==> juniper <==
==> flow/design.v <==
`timescale 1ns / 1ps
module catTrap(Clk, Reset, Down_b, hCount, vCount, rgb, bright, Block_col, Block_row);
	input	Clk, Reset, Down_b;
	input [7:0] Block_col, Block_row;
	reg btn_flag;
	integer i, j;
	reg [6:0] state;
	input [9:0] hCount, vCount;
	reg [83:0] board_map;    
	output reg [11:0] rgb;
	input bright;
	reg [1:0] cat_flag;
	reg [2:0] block_col;
  reg [2:0] block_row;
	reg [2:0] cat_col;
	reg [2:0] cat_row;
	localparam
		START =    7'b1000000,
		PLAY =   7'b0100000,
		GAMEOVER =   7'b0010000,
		GAMEWIN =  7'b0001000,
	WHITE = 12'b1111_1111_1111;
	parameter GRAY = 12'b1010_1010_1010;
	parameter BLACK = 12'b0000_0000_0000;
	parameter RED = 12'b1111_0000_0000;
	parameter ORANGE = 12'b1111_1000_0000;
	parameter GREEN = 12'b0000_1111_0000;
	wire [11:0] color [0:3];
	wire inbound;
	wire box00, box01, box02, box03, box04, box05, box06;
	wire box10, box11, box12, box13, box14, box15, box16;
	wire box20, box21, box22, box23, box24, box25, box26;
	wire box30, box31, box32, box33, box34, box35, box36;
	wire box40, box41, box42, box43, box44, box45, box46;
	wire box50, box51, box52, box53, box54, box55, box56;
	assign color[0] = WHITE;
	assign color[1] = GRAY;
	assign color[2] = ORANGE;
	assign color[3] = BLACK;
	always@ (*)
	begin
    	if(~bright )	 
			rgb = BLACK;
		else if (inbound)
		begin
			if(box00)
				rgb = color[board_map[70 +: 2]];
			else if (box01)
				rgb = color[board_map[72 +: 2]];
			else if (box02)
				rgb = color[board_map[74 +: 2]];
			else if (box03)
				rgb = color[board_map[76 +: 2]];
			else if (box04)
				rgb = color[board_map[78 +: 2]];
			else if (box05)
				rgb = color[board_map[80 +: 2]];
			else if (box06)
				rgb = color[board_map[82 +: 2]];
			else if (box10)
				rgb = color[board_map[56 +: 2]];
			else if (box11)
				rgb = color[board_map[58 +: 2]];
			else if (box12)
				rgb = color[board_map[60 +: 2]];
			else if (box13)
				rgb = color[board_map[62 +: 2]];
			else if (box14)
				rgb = color[board_map[64 +: 2]];
			else if (box15)
				rgb = color[board_map[66 +: 2]];
			else if (box16)
				rgb = color[board_map[68 +: 2]];
			else if (box20)
				rgb = color[board_map[42 +: 2]];
			else if (box21)
				rgb = color[board_map[44 +: 2]];
			else if (box22)
				rgb = color[board_map[46 +: 2]];
			else if (box23)
				rgb = color[board_map[48 +: 2]];
			else if (box24)
				rgb = color[board_map[50 +: 2]];
			else if (box25)
				rgb = color[board_map[52 +: 2]];
			else if (box26)
				rgb = color[board_map[54 +: 2]];
			else if (box30)
				rgb = color[board_map[28 +: 2]];
			else if (box31)
				rgb = color[board_map[30 +: 2]];
			else if (box32)
				rgb = color[board_map[32 +: 2]];
			else if (box33)
				rgb = color[board_map[34 +: 2]];
			else if (box34)
				rgb = color[board_map[36 +: 2]];
			else if (box35)
				rgb = color[board_map[38 +: 2]];
			else if (box36)
				rgb = color[board_map[40 +: 2]];
			else if (box40)
				rgb = color[board_map[14 +: 2]];
			else if (box41)
				rgb = color[board_map[16 +: 2]];
			else if (box42)
				rgb = color[board_map[18 +: 2]];
			else if (box43)
				rgb = color[board_map[20 +: 2]];
			else if (box44)
				rgb = color[board_map[22 +: 2]];
			else if (box45)
				rgb = color[board_map[24 +: 2]];
			else if (box46)
				rgb = color[board_map[26 +: 2]];
			else if (box50)
				rgb = color[board_map[0 +: 2]];
			else if (box51)
				rgb = color[board_map[2 +: 2]];
			else if (box52)
				rgb = color[board_map[4 +: 2]];
			else if (box53)
				rgb = color[board_map[6 +: 2]];
			else if (box54)
				rgb = color[board_map[8 +: 2]];
			else if (box55)
				rgb = color[board_map[10 +: 2]];
			else if (box56)
				rgb = color[board_map[12 +: 2]];
			else
				rgb = 12'b0000_0111_1111;
		end
		else
		begin
			if (state == GAMEOVER)
				rgb = RED;
			else if (state == GAMEWIN)
				rgb = GREEN;
			else if (state == START)
			     rgb = ORANGE;
			else
				rgb = 12'b1010_1111_1111;
	     end
	end
	assign inbound = ((hCount >= 190)&&(hCount <= 550)&&(vCount >= 140)&&(vCount <= 450));
	assign box00 = ((hCount >= 200)&&(hCount <= 250)&&(vCount >= 150)&&(vCount <= 200));
	assign box01 = ((hCount >= 250)&&(hCount <= 300)&&(vCount >= 150)&&(vCount <= 200));
	assign box02 = ((hCount >= 300)&&(hCount <= 350)&&(vCount >= 150)&&(vCount <= 200));
	assign box03 = ((hCount >= 350)&&(hCount <= 400)&&(vCount >= 150)&&(vCount <= 200));
	assign box04 = ((hCount >= 400)&&(hCount <= 450)&&(vCount >= 150)&&(vCount <= 200));
	assign box05 = ((hCount >= 450)&&(hCount <= 500)&&(vCount >= 150)&&(vCount <= 200));
	assign box06 = ((hCount >= 500)&&(hCount <= 550)&&(vCount >= 150)&&(vCount <= 200));
	assign box10 = ((hCount >= 200)&&(hCount <= 250)&&(vCount >= 200)&&(vCount <= 250));
	assign box11 = ((hCount >= 250)&&(hCount <= 300)&&(vCount >= 200)&&(vCount <= 250));
	assign box12 = ((hCount >= 300)&&(hCount <= 350)&&(vCount >= 200)&&(vCount <= 250));
	assign box13 = ((hCount >= 350)&&(hCount <= 400)&&(vCount >= 200)&&(vCount <= 250));
	assign box14 = ((hCount >= 400)&&(hCount <= 450)&&(vCount >= 200)&&(vCount <= 250));
	assign box15 = ((hCount >= 450)&&(hCount <= 500)&&(vCount >= 200)&&(vCount <= 250));
	assign box16 = ((hCount >= 500)&&(hCount <= 550)&&(vCount >= 200)&&(vCount <= 250));
	assign box20 = ((hCount >= 200)&&(hCount <= 250)&&(vCount >= 250)&&(vCount <= 300));
	assign box21 = ((hCount >= 250)&&(hCount <= 300)&&(vCount >= 250)&&(vCount <= 300));
	assign box22 = ((hCount >= 300)&&(hCount <= 350)&&(vCount >= 250)&&(vCount <= 300));
	assign box23 = ((hCount >= 350)&&(hCount <= 400)&&(vCount >= 250)&&(vCount <= 300));
	assign box24 = ((hCount >= 400)&&(hCount <= 450)&&(vCount >= 250)&&(vCount <= 300));
	assign box25 = ((hCount >= 450)&&(hCount <= 500)&&(vCount >= 250)&&(vCount <= 300));
	assign box26 = ((hCount >= 500)&&(hCount <= 550)&&(vCount >= 250)&&(vCount <= 300));
	assign box30 = ((hCount >= 200)&&(hCount <= 250)&&(vCount >= 300)&&(vCount <= 350));
	assign box31 = ((hCount >= 250)&&(hCount <= 300)&&(vCount >= 300)&&(vCount <= 350));
	assign box32 = ((hCount >= 300)&&(hCount <= 350)&&(vCount >= 300)&&(vCount <= 350));
	assign box33 = ((hCount >= 350)&&(hCount <= 400)&&(vCount >= 300)&&(vCount <= 350));
	assign box34 = ((hCount >= 400)&&(hCount <= 450)&&(vCount >= 300)&&(vCount <= 350));
	assign box35 = ((hCount >= 450)&&(hCount <= 500)&&(vCount >= 300)&&(vCount <= 350));
	assign box36 = ((hCount >= 500)&&(hCount <= 550)&&(vCount >= 300)&&(vCount <= 350));
	assign box40 = ((hCount >= 200)&&(hCount <= 250)&&(vCount >= 350)&&(vCount <= 400));
	assign box41 = ((hCount >= 250)&&(hCount <= 300)&&(vCount >= 350)&&(vCount <= 400));
	assign box42 = ((hCount >= 300)&&(hCount <= 350)&&(vCount >= 350)&&(vCount <= 400));
	assign box43 = ((hCount >= 350)&&(hCount <= 400)&&(vCount >= 350)&&(vCount <= 400));
	assign box44 = ((hCount >= 400)&&(hCount <= 450)&&(vCount >= 350)&&(vCount <= 400));
	assign box45 = ((hCount >= 450)&&(hCount <= 500)&&(vCount >= 350)&&(vCount <= 400));
	assign box46 = ((hCount >= 500)&&(hCount <= 550)&&(vCount >= 350)&&(vCount <= 400));
	assign box50 = ((hCount >= 200)&&(hCount <= 250)&&(vCount >= 400)&&(vCount <= 450));
	assign box51 = ((hCount >= 250)&&(hCount <= 300)&&(vCount >= 400)&&(vCount <= 450));
	assign box52 = ((hCount >= 300)&&(hCount <= 350)&&(vCount >= 400)&&(vCount <= 450));
	assign box53 = ((hCount >= 350)&&(hCount <= 400)&&(vCount >= 400)&&(vCount <= 450));
	assign box54 = ((hCount >= 400)&&(hCount <= 450)&&(vCount >= 400)&&(vCount <= 450));
	assign box55 = ((hCount >= 450)&&(hCount <= 500)&&(vCount >= 400)&&(vCount <= 450));
	assign box56 = ((hCount >= 500)&&(hCount <= 550)&&(vCount >= 400)&&(vCount <= 450));
	reg [83:0] next_map;
	reg [6:0] next_state;
	reg [2:0] next_cat_col;
	reg [2:0] next_cat_row;
	always @ (*)
	begin
		next_state = state;
		next_cat_col = cat_col;
		next_cat_row = cat_row;
		block_row = 3'b000;
		block_col = 3'b000;
		cat_flag = 1;
		for (i = 0; i < 6; i = i + 1)
			for (j = 0; j < 7; j = j + 1)
				next_map[2*((i)*7+(j)) +: 2] = board_map[2*((i)*7+(j)) +: 2];
			case(state)
				START:
				begin
						if (Down_b)
							begin
								 next_state = PLAY;
							end
				end
				PLAY:
				begin
	        if (Down_b)
	            begin
	            case(Block_row)
	               8'b00000000: block_row = 3'b000;
	               8'b00000001: block_row = 3'b001;
	               8'b00000010: block_row = 3'b010;
	               8'b00000100: block_row = 3'b011;
	               8'b00001000: block_row = 3'b100;
	               8'b00010000: block_row = 3'b101;
	               8'b00100000: block_row = 3'b110;
	               8'b01000000: block_row = 3'b111;
	               default: block_row = 3'b000;
	              endcase
	              case(Block_col)
	               8'b00000000: block_col = 3'b000;
	               8'b00000001: block_col = 3'b001;
	               8'b00000010: block_col = 3'b010;
	               8'b00000100: block_col = 3'b011;
	               8'b00001000: block_col = 3'b100;
	               8'b00010000: block_col = 3'b101;
	               8'b00100000: block_col = 3'b110;
	               8'b01000000: block_col = 3'b111;
	               default: block_col = 3'b000;
	              endcase
                    if ((block_row <= 3'd5)&&(block_col <= 3'd6))
                      next_map[2*((block_row)*7+(block_col)) +: 2] = 3;
                    cat_flag = 1;
                    if ((next_map[2*((next_cat_row+1)*7+(next_cat_col)) +: 2] != 3)&&(cat_flag==1))
                      begin
                        next_map[2*((next_cat_row+1)*7+(next_cat_col)) +: 2] = 2;
                        next_map[2*((next_cat_row)*7+(next_cat_col)) +: 2] = 0;
                        next_cat_row = next_cat_row + 1;
                        cat_flag = 0;
                      end
                    else if ((next_map[2*((next_cat_row)*7+(next_cat_col+1)) +: 2] != 3)&&(cat_flag==1))
                      begin
                        next_map[2*((next_cat_row)*7+(next_cat_col+1)) +: 2] = 2;
                        next_map[2*((next_cat_row)*7+(next_cat_col)) +: 2] = 0;
                        next_cat_col = next_cat_col + 1;
                        cat_flag = 0;
                      end
                    else if ((next_map[2*((next_cat_row-1)*7+(next_cat_col)) +: 2] != 3)&&(cat_flag==1))
                      begin
                        next_map[2*((next_cat_row-1)*7+(next_cat_col)) +: 2] = 2;
                        next_map[2*((next_cat_row)*7+(next_cat_col)) +: 2] = 0;
                        next_cat_row = next_cat_row - 1;
                        cat_flag = 0;
                      end
                    else if ((next_map[2*((next_cat_row)*7+(next_cat_col-1)) +: 2] != 3)&&(cat_flag==1))
                      begin
                        next_map[2*((next_cat_row)*7+(next_cat_col-1)) +: 2] = 2;
                        next_map[2*((next_cat_row)*7+(next_cat_col)) +: 2] = 0;
                        next_cat_col = next_cat_col - 1;
                        cat_flag = 0;
                      end
                    else
                      next_state = GAMEWIN;
	            end
								 if ((next_cat_row > 4)||(next_cat_col > 5)||(next_cat_col < 1)||(next_cat_row < 1))
									 next_state = GAMEOVER;
	           end
				GAMEOVER:
				begin
	      end
				GAMEWIN:
				begin
	      end
				default: ;
		  endcase
	end
	always @ (posedge Clk, posedge Reset)
	begin
		if(Reset)
		begin
			state <= START;
			cat_col <= 3'd3;
			cat_row <= 3'd3;
			for (i = 0; i < 6; i = i + 1)
				for (j = 0; j < 7; j = j + 1)
					board_map[2*((i)*7+(j)) +: 2] <= ((i + j) % 2 == 1) ? 2'd1 : 2'd0;
			board_map[48 +: 2] <= 2;  
		end
		else
		begin
			state <= next_state;
			cat_col <= next_cat_col;
			cat_row <= next_cat_row;
			for (i = 0; i < 6; i = i + 1)
				for (j = 0; j < 7; j = j + 1)
					board_map[2*((i)*7+(j)) +: 2] <= next_map[2*((i)*7+(j)) +: 2];
	   end 
    end
endmodule
==> flow/run.sh <==
#!/bin/bash
# the make line also repeats each setting of config.mk as NAME=value (left out here)
make -C /OpenROAD-flow-scripts/flow DESIGN_CONFIG=/design/flow/config.mk WORK_HOME=/design/flow/orfs CLKGATE_MAP_FILE= finish
==> flow/config.mk <==
export PLATFORM = sky130hd
export DESIGN_NAME = catTrap
export DESIGN_NICKNAME = catTrap
export VERILOG_FILES = /design/flow/design.v
export SDC_FILE = /design/flow/constraint.sdc
export NUM_CORES = 4
export LEC_CHECK = 0
export ABC_AREA = 1
export CAP_MARGIN = 20
export CORE_ASPECT_RATIO = 1.88
export CORE_MARGIN = 8
export CORE_UTILIZATION = 61
export CTS_CLUSTER_DIAMETER = 296
export CTS_CLUSTER_SIZE = 64
export GPL_TIMING_DRIVEN = 0
export PLACE_DENSITY = 0.45
export SLEW_MARGIN = 15
export TNS_END_PERCENT = 95
==> flow/constraint.sdc <==
create_clock -name core_clock -period 14.7 [get_ports {Clk}]
set_input_delay 2.9400 -clock core_clock [delete_from_list [all_inputs] [get_ports {Clk}]]
set_output_delay 2.9400 -clock core_clock [all_outputs]
set_load 0.01 [all_outputs]
==> inputs of willow, as changes to juniper <==
Settings changed: CORE_ASPECT_RATIO 1.88 to default, CORE_MARGIN 8 to 2, CORE_UTILIZATION 61 to 34, CTS_CLUSTER_DIAMETER 296 to 156, CTS_CLUSTER_SIZE 64 to 90, GPL_TIMING_DRIVEN 0 to default, PLACE_DENSITY 0.45 to default, SLEW_MARGIN 15 to 20, TNS_END_PERCENT 95 to default.
==> flow/constraint.sdc (replaced) <==
create_clock -name core_clock -period 10.0 [get_ports {Clk}]
set_input_delay 2.0000 -clock core_clock [delete_from_list [all_inputs] [get_ports {Clk}]]
set_output_delay 2.0000 -clock core_clock [all_outputs]
set_load 0.01 [all_outputs]
==> results.toml <==
# physical design summary
[run_status]
status = "did not finish"
firstError = "[ERROR GRT-0116] Global routing finished with congestion. Check the congestion regions in the DRC Viewer."
lastStage = "global routing (5_1_grt)"

[grt]
met2_usage = 0.853
[end of results for juniper]
==> results.toml <==
# implementation run metrics
[run_status]
status = "complete, no violations"

[floorplanning]
chip_area_um2 = 52900

[sta]
setup_viol = 0

[synth]
top_cell = "nand2_1"
[end of results for willow]
